// error_correction
module error_correction # (
    parameter puf_sig_length     = 256,
    parameter ipid_N             = 16
)
(
    input                                clk,
    input                                rst_n,
    input        [1:0]                   pcm_instruction,
    input        [puf_sig_length-1:0]    pcm_puf_in,
    input                                pcm_puf_in_valid,
    input        [$clog2(ipid_N)-1:0]    pcm_ipid_number,
    output logic [puf_sig_length-1:0]    pcm_puf_out,
    output logic                         pcm_puf_out_valid,
    output logic                         pcm_S_c  
);
clock: 2.15 ns
lec_check: 0
cap_margin: 20
core_margin: 2
core_utilization: 70
cts_cluster_diameter: 360
cts_cluster_size: 37
place_density: 0.6
setup_slack_margin: 0.56
slew_margin: 20
run.sh (not shown) runs the stock make flow with config.mk's settings and CLKGATE_MAP_FILE=.
The first run never finished: it broke off in global routing.
Rerun with:
- CORE_UTILIZATION: 70 -> 64
- CTS_CLUSTER_DIAMETER: 360 -> not set
- CTS_CLUSTER_SIZE: 37 -> 54
- HOLD_SLACK_MARGIN: not set -> 0.29
- PLACE_DENSITY: 0.6 -> not set
- SETUP_SLACK_MARGIN: 0.56 -> -0.18
Effect: The new run produced a layout that fails on setup timing; synthesized area does not change; die area is higher by 9.3%; synthesized cell count is unchanged.
Rerun with:
- CTS_CLUSTER_SIZE: 54 -> not set
- HOLD_SLACK_MARGIN: 0.29 -> not set
- SETUP_SLACK_MARGIN: -0.18 -> not set
The new run completed and failed the layout checks on setup timing.
Combinational power falls by about 2%.
Power falls by 0.85%.
Synthesized area is unchanged.
Sequential cell count stays the same.
Worst setup slack degrades by 0.14 ns.
Global-route usage falls by 0.67 points.
Clock skew is about the same.
Core utilization hardly moves.
Rerun with:
- CORE_UTILIZATION: 64 -> 40
- PLACE_DENSITY: not set -> 0.6
- clock period: 2.15 -> 3.88 ns (I/O delays scaled with it)
After rerunning: The new run ran to the end with no violations. Die area went up by 59%. Setup slack improves by 1.5 ns. Combinational power falls by 62%. Wire length shrinks by 19%.
Rerun with:
- CORE_UTILIZATION: 40 -> 64
- PLACE_DENSITY: 0.6 -> not set
- clock period: 3.88 -> 2.21 ns (I/O delays scaled with it)
This time the run completed and failed the layout checks on setup timing.
Non-clock buffer count increases by 693.
Critical path depth came out lower by 3.
Clock skew hardly moves.
Final cell count is lower by 3.9%.
Rerun with:
- CORE_UTILIZATION: 64 -> 40
- PLACE_DENSITY: not set -> 0.6
- clock period: 2.21 -> 6.53 ns (I/O delays scaled with it)
- This time the run passed the timing, DRC and antenna checks
- count of clock-buffer cells in the layout is unchanged
- area after synthesis does not change
- wire length is lower by about a fifth
- register-to-register slack improved by 4.1 ns
- die area went up by well over a third
- cell count fell slightly
- worst setup slack gains 3.1 ns
- non-clock buffer count decreases by 1086
- design area decreases by roughly a tenth
- critical path depth rose by 1

---

error_correction again, from the RTL that the note above started with.
export LEC_CHECK = 0
export ABC_AREA = 1
export CAP_MARGIN = 20
export CORE_MARGIN = 2
export CORE_UTILIZATION = 72
export CTS_CLUSTER_DIAMETER = 327
export CTS_CLUSTER_SIZE = 96
export PLACE_DENSITY = 0.41
export SETUP_SLACK_MARGIN = 0.64
export SLEW_MARGIN = 20
create_clock -name core_clock -period 2.15 [get_ports {clk}]
The baseline never finished: it broke off in global routing (5_1_grt) with GRT-0228.
Then changed:
ABC_AREA = unset   (was 1)
CORE_UTILIZATION = 58   (was 72)
CTS_CLUSTER_DIAMETER = unset   (was 327)
CTS_CLUSTER_SIZE = unset   (was 96)
PLACE_DENSITY = 0.6   (was 0.41)
SETUP_SLACK_MARGIN = unset   (was 0.64)
clock period = 3.67 ns   (was 2.15 ns; I/O delays follow)
The changed run completed without violations.
Area after synthesis goes down by 10%.
Synthesized cell count falls by 57%.
Die area climbs by 11%.
Then changed:
CORE_UTILIZATION = 70   (was 58)
CTS_CLUSTER_SIZE = 47   (was unset)
PLACE_DENSITY = unset   (was 0.6)
clock period = 2.15 ns   (was 3.67 ns; I/O delays follow)
Effect:
- The new run died in global routing (5_1_grt) with GRT-0116
- synthesized area stays the same
- die size goes down by 17%
- synthesized cell count stays the same
Then changed:
CORE_UTILIZATION = 64   (was 70)
CTS_CLUSTER_SIZE = 45   (was 47)
HOLD_SLACK_MARGIN = 0.3   (was unset)
SETUP_SLACK_MARGIN = 0.61   (was unset)
What happened: The changed run reached the layout checks and failed them: negative setup slack. Synthesized cell count stays the same. Synthesized area does not change. Die size rose by roughly a tenth.
Then changed:
CTS_CLUSTER_SIZE = 54   (was 45)
SETUP_SLACK_MARGIN = 0.33   (was 0.61)
clock period = 2.21 ns   (was 2.15 ns; I/O delays follow)
The new run finished but fails on negative setup slack.
Maximum frequency rises by 1.3%.
Sequential cell count does not change.
Via count falls by 4.1%.
Final cell count falls by 2.0%.
Total power falls by 4.8%.
Routed wire length falls by 7.1%.
Cell area falls by 1.7%.
Then changed:
CORE_UTILIZATION = 30   (was 64)
CTS_CLUSTER_SIZE = unset   (was 54)
HOLD_SLACK_MARGIN = unset   (was 0.3)
PLACE_DENSITY = 0.6   (was unset)
SETUP_SLACK_MARGIN = unset   (was 0.33)
clock period = 3.88 ns   (was 2.21 ns; I/O delays follow)
This time the run completed with no timing, DRC or antenna violations.
Power decreases by well over a third.
Routed wire length falls by about a fifth.
Sequential cell count stays the same.

---

## raven
error_correction again, from the RTL that the note above started with.
export LEC_CHECK = 0
export CAP_MARGIN = 20
export CORE_MARGIN = 2
export CORE_UTILIZATION = 65
export CTS_CLUSTER_SIZE = 59
export PLACE_DENSITY = 0.6
export SETUP_SLACK_MARGIN = 0.56
export SLEW_MARGIN = 20
create_clock -name core_clock -period 2.15 [get_ports {clk}]
[flow] raven | stages: complete | final checks: fail | reason: setup timing
> inputs changed (raven -> willow)
- CORE_UTILIZATION: 65 -> 40
- CTS_CLUSTER_SIZE: 59 -> unset
- SETUP_SLACK_MARGIN: 0.56 -> unset
- the clock period (ns, I/O delays scaled along): 2.15 -> 5.0
[summary]
willow completed; timing, DRC and antenna clean. Between raven and willow, the sequential cell area in the final layout figures differ only marginally. Summary: final standard cell area without fillers, willow better than raven. Changes observed in willow relative to raven: post-route worst hold slack moved up, final critical-path setup slack grew by 2320 ps, internal portion of total power went down 62%, pin count of the biggest net entering global routing picked up an extra 22%. End of the critical path = pcm_puf_out[116]$_DFFE_PN0P_: raven; end of the critical path = pcm_puf_out[158]$_DFFE_PN0P_: willow. Measured against willow, the height of the chip of raven comes out at 0.79 times the reference value. Looking at power attributed to the clock group, willow sits 59% below raven. From raven to willow, count of buffers from port buffering did not move at all. willow ended up with a higher relative contribution of the clock network to total power than raven did.
Modified inputs, ember compared to willow
- setting MIN_ROUTING_LAYER to met2 for the first time
- setting ABC_AREA to 1 for the first time
- removing PLACE_DENSITY (formerly 0.6)
- changing CORE_MARGIN from 2 to 4
- setting CTS_CLUSTER_DIAMETER to 199 for the first time
- setting CORE_ASPECT_RATIO to 0.53 for the first time
- setting PLACE_DENSITY_LB_ADDON to 0.06 for the first time
- setting MAX_ROUTING_LAYER to met4 for the first time
- setting GPL_TIMING_DRIVEN to 0 for the first time
- setting HOLD_SLACK_MARGIN to -0.07 for the first time
==> results <==
For ember, the flow was terminated by a tool error in 5_1_grt and produced no final design.
Run comparison: willow top logic cell family in the synthesized netlist multiplexers; ember top logic cell family in the synthesized netlist simple AND/OR/NAND/NOR gates
Diff willow..ember | number of flops mapped to enable cells by yosys | unchanged
Die area delta for ember relative to willow: 14% higher
Number of cells produced by synthesis went up by more than 100% going from willow to ember.
## Diff of input files: indigo against ember
- CELL_PAD_IN_SITES_DETAIL_PLACEMENT now 2, previously not set
- CELL_PAD_IN_SITES_GLOBAL_PLACEMENT now 2, previously not set
- SLEW_MARGIN now 35, was 20
- MAX_ROUTING_LAYER no longer set, was met4
- HOLD_SLACK_MARGIN no longer set, was -0.07
- SETUP_SLACK_MARGIN now 0.72, previously not set
- CTS_CLUSTER_DIAMETER no longer set, was 199
- CORE_UTILIZATION now 35, was 40
- TNS_END_PERCENT now 75, previously not set
- PLACE_DENSITY_LB_ADDON no longer set, was 0.06
- CORE_MARGIN now 2, was 4
- CORE_ASPECT_RATIO no longer set, was 0.53
Notes after the runs:
ember: aborted in 5_1_grt (tool error)
indigo went all the way through synthesis, placement and routing and the layout is clean on timing, DRC and antenna.
Summary of indigo over ember: height of the chip grew by about 45%, total clock buffers created by CTS grew by 22, instance area at placement grew by 2100 sq um, global placer's final weighted congestion shrank by about 8%.
Comparing placement row count for ember and indigo, the smaller number came from ember.
Higher worst slack after detailed placement goes to ember over indigo.
ember → indigo: number of placed cells counting well taps +about 3%, post-DP HPWL now larger.
## Diff of input files: maple against indigo
- a deleted GPL_TIMING_DRIVEN that had been 0
- a change of SLEW_MARGIN from 35 to 20
- a deleted CELL_PAD_IN_SITES_GLOBAL_PLACEMENT that had been 2
- a deleted ABC_AREA that had been 1
- a change of CORE_UTILIZATION from 35 to 40
- a deleted CELL_PAD_IN_SITES_DETAIL_PLACEMENT that had been 2
- a deleted SETUP_SLACK_MARGIN that had been 0.72
==> results <==
- Taking indigo as the reference point, the final period demand of the worst path of maple falls by 240 ps.
- What maple reported for net switching power figure has to be multiplied by 1.15 to get the figure for indigo.
- Density: maple denser than indigo

---

error_correction again, from the RTL that the note above started with.
clock: 2.15 ns
lec_check: 0
cap_margin: 20
core_margin: 2
core_utilization: 65
cts_cluster_size: 51
hold_slack_margin: 0.29
place_density: 0.6
slew_margin: 20
The starting point finished but failed the layout checks on setup timing.
Next try:
- ABC_AREA: not set -> 1
- CORE_UTILIZATION: 65 -> 69
- CTS_CLUSTER_DIAMETER: not set -> 327
- CTS_CLUSTER_SIZE: 51 -> 96
- HOLD_SLACK_MARGIN: 0.29 -> not set
- SETUP_SLACK_MARGIN: not set -> 0.64
This time the run failed in global routing (5_1_grt) (ODB-0269).
Die area rose by about 5%.
Synthesized cell count went up by about 130%.
Synthesized area increases by about 12%.
No activity file was given, so power comes from the tool's default toggle rates.
